==> v37 <==
Design PMPD, start of the top module:
module PMPD(
    input wire clk,
    input wire rst_n,
    input wire sclk,
    input wire mosi,
    input wire ss,
    output wire miso,            
    output wire drive
);
clock: 8.41 ns
lec_check: 0
abc_area: 1
cap_margin: 20
cell_pad_in_sites_detail_placement: 2
core_aspect_ratio: 0.69
core_margin: 6
core_utilization: 22
cts_cluster_diameter: 24
cts_cluster_size: 47
gpl_routability_driven: 1
hold_slack_margin: -0.08
max_routing_layer: met4
place_density_lb_addon: 0.07
setup_slack_margin: 0.12
slew_margin: 25
run.sh (not shown) runs the stock make flow with config.mk's settings and CLKGATE_MAP_FILE=.
==> v19: changes against v37 <==
- CELL_PAD_IN_SITES_DETAIL_PLACEMENT: 2 -> unset
- CORE_ASPECT_RATIO: 0.69 -> unset
- CORE_MARGIN: 6 -> 2
- CORE_UTILIZATION: 22 -> 60
- CTS_CLUSTER_DIAMETER: 24 -> unset
- CTS_CLUSTER_SIZE: 47 -> 98
- GPL_ROUTABILITY_DRIVEN: 1 -> unset
- HOLD_SLACK_MARGIN: -0.08 -> unset
- MAX_ROUTING_LAYER: met4 -> unset
- PLACE_DENSITY_LB_ADDON: 0.07 -> unset
- SETUP_SLACK_MARGIN: 0.12 -> unset
- SLEW_MARGIN: 25 -> 20
==> flow/constraint.sdc (replaced) <==
create_clock -name core_clock -period 6.87 [get_ports {clk}]
set_input_delay 1.3740 -clock core_clock [delete_from_list [all_inputs] [get_ports {clk}]]
set_output_delay 1.3740 -clock core_clock [all_outputs]
set_load 0.01 [all_outputs]
==> v26: changes against v37 <==
- CELL_PAD_IN_SITES_DETAIL_PLACEMENT: 2 -> unset
- CORE_ASPECT_RATIO: 0.69 -> unset
- CORE_MARGIN: 6 -> 2
- CORE_UTILIZATION: 22 -> 40
- CTS_CLUSTER_DIAMETER: 24 -> 291
- CTS_CLUSTER_SIZE: 47 -> unset
- GPL_ROUTABILITY_DRIVEN: 1 -> unset
- HOLD_SLACK_MARGIN: -0.08 -> unset
- MAX_ROUTING_LAYER: met4 -> unset
- PLACE_DENSITY_LB_ADDON: 0.07 -> unset
- SETUP_SLACK_MARGIN: 0.12 -> unset
- SLEW_MARGIN: 25 -> 20
==> flow/constraint.sdc (replaced) <==
create_clock -name core_clock -period 10.0 [get_ports {clk}]
set_input_delay 2.0000 -clock core_clock [delete_from_list [all_inputs] [get_ports {clk}]]
set_output_delay 2.0000 -clock core_clock [all_outputs]
set_load 0.01 [all_outputs]
==> comparison table <==
item	v26	v37	v19
Status	complete, no violations	complete, no violations	complete, no violations
Multi-input combinational area share	0.302	0.253	0.308
Met2 Routed Length	66.9 mm	91.6 mm	65.1 mm
Detailed-route vias per instance	4.71	4.12	5.08
Post-DP HPWL	89.3 mm	120 mm	86.2 mm
Chip width	458 um	750 um	375 um
Data-path buffer share of cell area in the final layout	0.00703	0.00796	0.0126
Launch point of the worst hold path	spi.pm_sync[0]$_DFF_P_	spi.ss_sync[0]$_DFF_P_	spi.pm_sync[0]$_DFF_P_
Leakage	44.3 nW	51.6 nW	44.4 nW
P_clk	7.60 mW	23.1 mW	10.4 mW
Relative contribution of the clock network to total power	0.484	0.704	0.469
Placed cells	11400	13700	10500
Data required time at the worst endpoint	10.76 ns	9.30 ns	7.58 ns
Total Die Area	0.210 mm2	0.391 mm2	0.141 mm2
Initial detailed-routing violation count	3854	2348	3951
Clock Buffer Count	302	938	281

---

==> run a <==
PMPD again, from the RTL that the note above started with.
make LEC_CHECK=0 CAP_MARGIN=20 CORE_MARGIN=2 CORE_UTILIZATION=72 CTS_CLUSTER_SIZE=47 GPL_ROUTABILITY_DRIVEN=1 PLACE_DENSITY=0.35 SETUP_SLACK_MARGIN=-0.53 SLEW_MARGIN=20 finish   # period 5.33 ns
==> run b: changes against run a <==
Settings changed: CORE_ASPECT_RATIO set to 0.8, CORE_UTILIZATION 72 to 30, CTS_CLUSTER_SIZE 47 to unset, GPL_ROUTABILITY_DRIVEN 1 to unset, GPL_TIMING_DRIVEN set to 0, PLACE_DENSITY 0.35 to unset, SETUP_SLACK_MARGIN -0.53 to unset, SLEW_MARGIN 20 to 30, TNS_END_PERCENT set to 25.
==> flow/constraint.sdc (replaced) <==
create_clock -name core_clock -period 10.0 [get_ports {clk}]
set_input_delay 2.0000 -clock core_clock [delete_from_list [all_inputs] [get_ports {clk}]]
set_output_delay 2.0000 -clock core_clock [all_outputs]
set_load 0.01 [all_outputs]
==> comparison table <==
metric	run b	run a
Run status	complete, no violations	failed layout checks
Layout check failures	-	setup timing
Post-route clock period utilization	79.9%	121%
P per Cell Area	164 nW/um^2	307 nW/um^2
R2R setup slack	2.01 ns	-1.11 ns
Largest fanout of any net on the critical path	10	3
Most prevalent standard cell on the critical path	inv_1	a21oi_2
Clock Latency Late Sink	0.86 ns	0.78 ns
Met2 usage	16.5%	40.4%
Stage-log warning count	81	72
Number of vias in the routed layout	44624	44332
Filler instances	26118	5905
Floorplan die area	278000 um^2	117000 um^2
Net count, final	6458	6541
M1 WL	78200 um	59700 um
Number of cell rows	171	123
Longest Clk Path Bufs	4	3
Logic cell area	31700 um^2	32500 um^2
Internal power	12.2 mW	22.9 mW
Overall power	15.4 mW	28.7 mW
Reported sequential group power	7.84 mW	14.7 mW
Worst setup path start	spi.rx_data[1]	check_respiration.sum_short[1]
Slowest stage cell on the critical path	xor2_1	fa_1
Met2 Wirelength	65500 um	67400 um
Fraction of met1 tracks used by global routing	16.6%	32.0%
First-pass GRT wire length	256000 um	230000 um
Seq/total area	51.5%	51.5%

---

==> build 57 <==
PMPD again, from the RTL that the note above started with.
Settings: LEC_CHECK=0, CAP_MARGIN=20, CELL_PAD_IN_SITES_DETAIL_PLACEMENT=2, CORE_ASPECT_RATIO=0.69, CORE_MARGIN=6, CORE_UTILIZATION=22, CTS_CLUSTER_DIAMETER=24, CTS_CLUSTER_SIZE=47, GPL_ROUTABILITY_DRIVEN=1, HOLD_SLACK_MARGIN=-0.08, MAX_ROUTING_LAYER=met4, PLACE_DENSITY=0.54, SETUP_SLACK_MARGIN=0.12, SLEW_MARGIN=25; clock period 8.41 ns.
==> build 55: changes against build 57 <==
- CELL_PAD_IN_SITES_DETAIL_PLACEMENT: 2 -> default
- CORE_ASPECT_RATIO: 0.69 -> default
- CORE_MARGIN: 6 -> 2
- CORE_UTILIZATION: 22 -> 72
- CTS_CLUSTER_DIAMETER: 24 -> default
- HOLD_SLACK_MARGIN: -0.08 -> default
- MAX_ROUTING_LAYER: met4 -> default
- PLACE_DENSITY: 0.54 -> default
- PLACE_DENSITY_LB_ADDON: default -> 0.0
- SETUP_SLACK_MARGIN: 0.12 -> 1.56
- SLEW_MARGIN: 25 -> 20
==> flow/constraint.sdc (replaced) <==
create_clock -name core_clock -period 5.33 [get_ports {clk}]
set_input_delay 1.0660 -clock core_clock [delete_from_list [all_inputs] [get_ports {clk}]]
set_output_delay 1.0660 -clock core_clock [all_outputs]
set_load 0.01 [all_outputs]
==> build 19: changes against build 57 <==
- CELL_PAD_IN_SITES_DETAIL_PLACEMENT: 2 -> default
- CORE_ASPECT_RATIO: 0.69 -> default
- CORE_MARGIN: 6 -> 2
- CORE_UTILIZATION: 22 -> 37
- CTS_CLUSTER_DIAMETER: 24 -> default
- CTS_CLUSTER_SIZE: 47 -> default
- GPL_ROUTABILITY_DRIVEN: 1 -> default
- HOLD_SLACK_MARGIN: -0.08 -> default
- MAX_ROUTING_LAYER: met4 -> default
- PLACE_DENSITY: 0.54 -> default
- SETUP_SLACK_MARGIN: 0.12 -> default
- SLEW_MARGIN: 25 -> 20
==> flow/constraint.sdc (replaced) <==
create_clock -name core_clock -period 8.01 [get_ports {clk}]
set_input_delay 1.6020 -clock core_clock [delete_from_list [all_inputs] [get_ports {clk}]]
set_output_delay 1.6020 -clock core_clock [all_outputs]
set_load 0.01 [all_outputs]
==> build 38: changes against build 57 <==
- ABC_AREA: default -> 1
- CELL_PAD_IN_SITES_DETAIL_PLACEMENT: 2 -> default
- CORE_ASPECT_RATIO: 0.69 -> default
- CORE_MARGIN: 6 -> 2
- CORE_UTILIZATION: 22 -> 72
- CTS_CLUSTER_DIAMETER: 24 -> 394
- CTS_CLUSTER_SIZE: 47 -> 10
- GPL_ROUTABILITY_DRIVEN: 1 -> default
- HOLD_SLACK_MARGIN: -0.08 -> default
- MAX_ROUTING_LAYER: met4 -> default
- PLACE_DENSITY: 0.54 -> default
- SETUP_SLACK_MARGIN: 0.12 -> default
- SLEW_MARGIN: 25 -> 20
==> flow/constraint.sdc (replaced) <==
create_clock -name core_clock -period 4.45 [get_ports {clk}]
set_input_delay 0.8900 -clock core_clock [delete_from_list [all_inputs] [get_ports {clk}]]
set_output_delay 0.8900 -clock core_clock [all_outputs]
set_load 0.01 [all_outputs]
==> flow_metrics.py <==
# Auto-generated metrics
metrics = {
    "timing": {
        "setup_viol": 18,
        "setup_slack_ps": -2114,
    },
    "global_routing": {
        "met1_usage_pct": 40.21,
        "grt_util_met2_pct": 48.26,
    },
    "synth": {
        "ys_seq_share_pct": 58.43,
        "syn_area_sq_mm": 0.08260,
    },
    "clocking": {
        "clkTransAtPathRegs_ps": 50,
        "clk_latency_ps": 820,
    },
    "cells_and_area": {
        "nMultiInputCombCells": 5351,
    },
    "status": {
        "failed_checks": "setup timing",
        "status": "failed layout checks",
    },
}
-- figures above: build 38

==> flow_metrics.py <==
# Auto-generated metrics
metrics = {
    "status": {
        "status": "no timing/DRC/antenna violations",
    },
    "synth": {
        "ys_seq_share_pct": 58.72,
        "synth.distinct_cells": 88,
        "syn_area_sq_mm": 0.08219,
    },
    "cells_and_area": {
        "nMultiInputCombCells": 3356,
    },
    "clocking": {
        "clkTransAtPathRegs_ps": 60,
        "clk_latency_ps": 820,
    },
    "global_routing": {
        "grt_util_met2_pct": 18.28,
        "met1_usage_pct": 15.23,
    },
    "routing": {
        "first_iter_violations": 2071,
    },
    "timing": {
        "setup_viol": 0,
    },
}
-- figures above: build 19

==> flow_metrics.py <==
# Auto-generated metrics
metrics = {
    "status": {
        "status": "failed layout checks",
        "failed_checks": "setup timing",
    },
    "timing": {
        "setup_viol": 10,
        "finClkSkew_ps": 40.12,
        "setup_slack_ps": -1103,
    },
    "synth": {
        "logic_family": "multiplexers",
        "syn_area_sq_mm": 0.08219,
        "synth-main-ff-cell": "dfrtp_1",
        "synth.top_cells.by_count": "1921 x dfrtp_1, 1639 x mux2_2, 364 x inv_1",
        "ys_seq_share_pct": 58.72,
    },
    "global_routing": {
        "grt_util_met2_pct": 41.76,
        "met1_usage_pct": 33.43,
        "grt_pass1_wl_mm": 236.5,
    },
    "cells_and_area": {
        "nMultiInputCombCells": 3356,
    },
    "clocking": {
        "clkTransAtPathRegs_ps": 70,
        "cts_tree": "done",
    },
    "die": {
        "dieArea_sq_mm": 0.1169,
    },
    "setup_path": {
        "startpoint_type": "register",
    },
}
-- figures above: build 55

==> flow_metrics.py <==
# Auto-generated metrics
metrics = {
    "timing": {
        "setup_viol": 0,
        "worstMarginPinSlew_ps": 1055,
        "setup_slack_ps": 415.2,
    },
    "clocking": {
        "clkTransAtPathRegs_ps": 50,
        "clk_latency_ps": 930,
    },
    "routing": {
        "drt_first_pass_iters": 5,
        "drt-met1-wl_mm": 82.19,
    },
    "status": {
        "status": "no timing/DRC/antenna violations",
    },
    "setup_path": {
        "ff2ff_setup_slack_ps": 420,
        "reg2reg_depth": 32,
    },
    "cells_and_area": {
        "nMultiInputCombCells": 3356,
    },
    "global_routing": {
        "busiest_layer": "met2",
        "grt_util_met2_pct": 16.24,
    },
    "placement": {
        "dp.cells": 10670,
    },
    "synth": {
        "synthArstFlopShare_pct": 99.59,
        "ys_seq_share_pct": 58.72,
        "syn_area_sq_mm": 0.08219,
    },
}
-- figures above: build 57

Power and IR drop assume default switching activity.
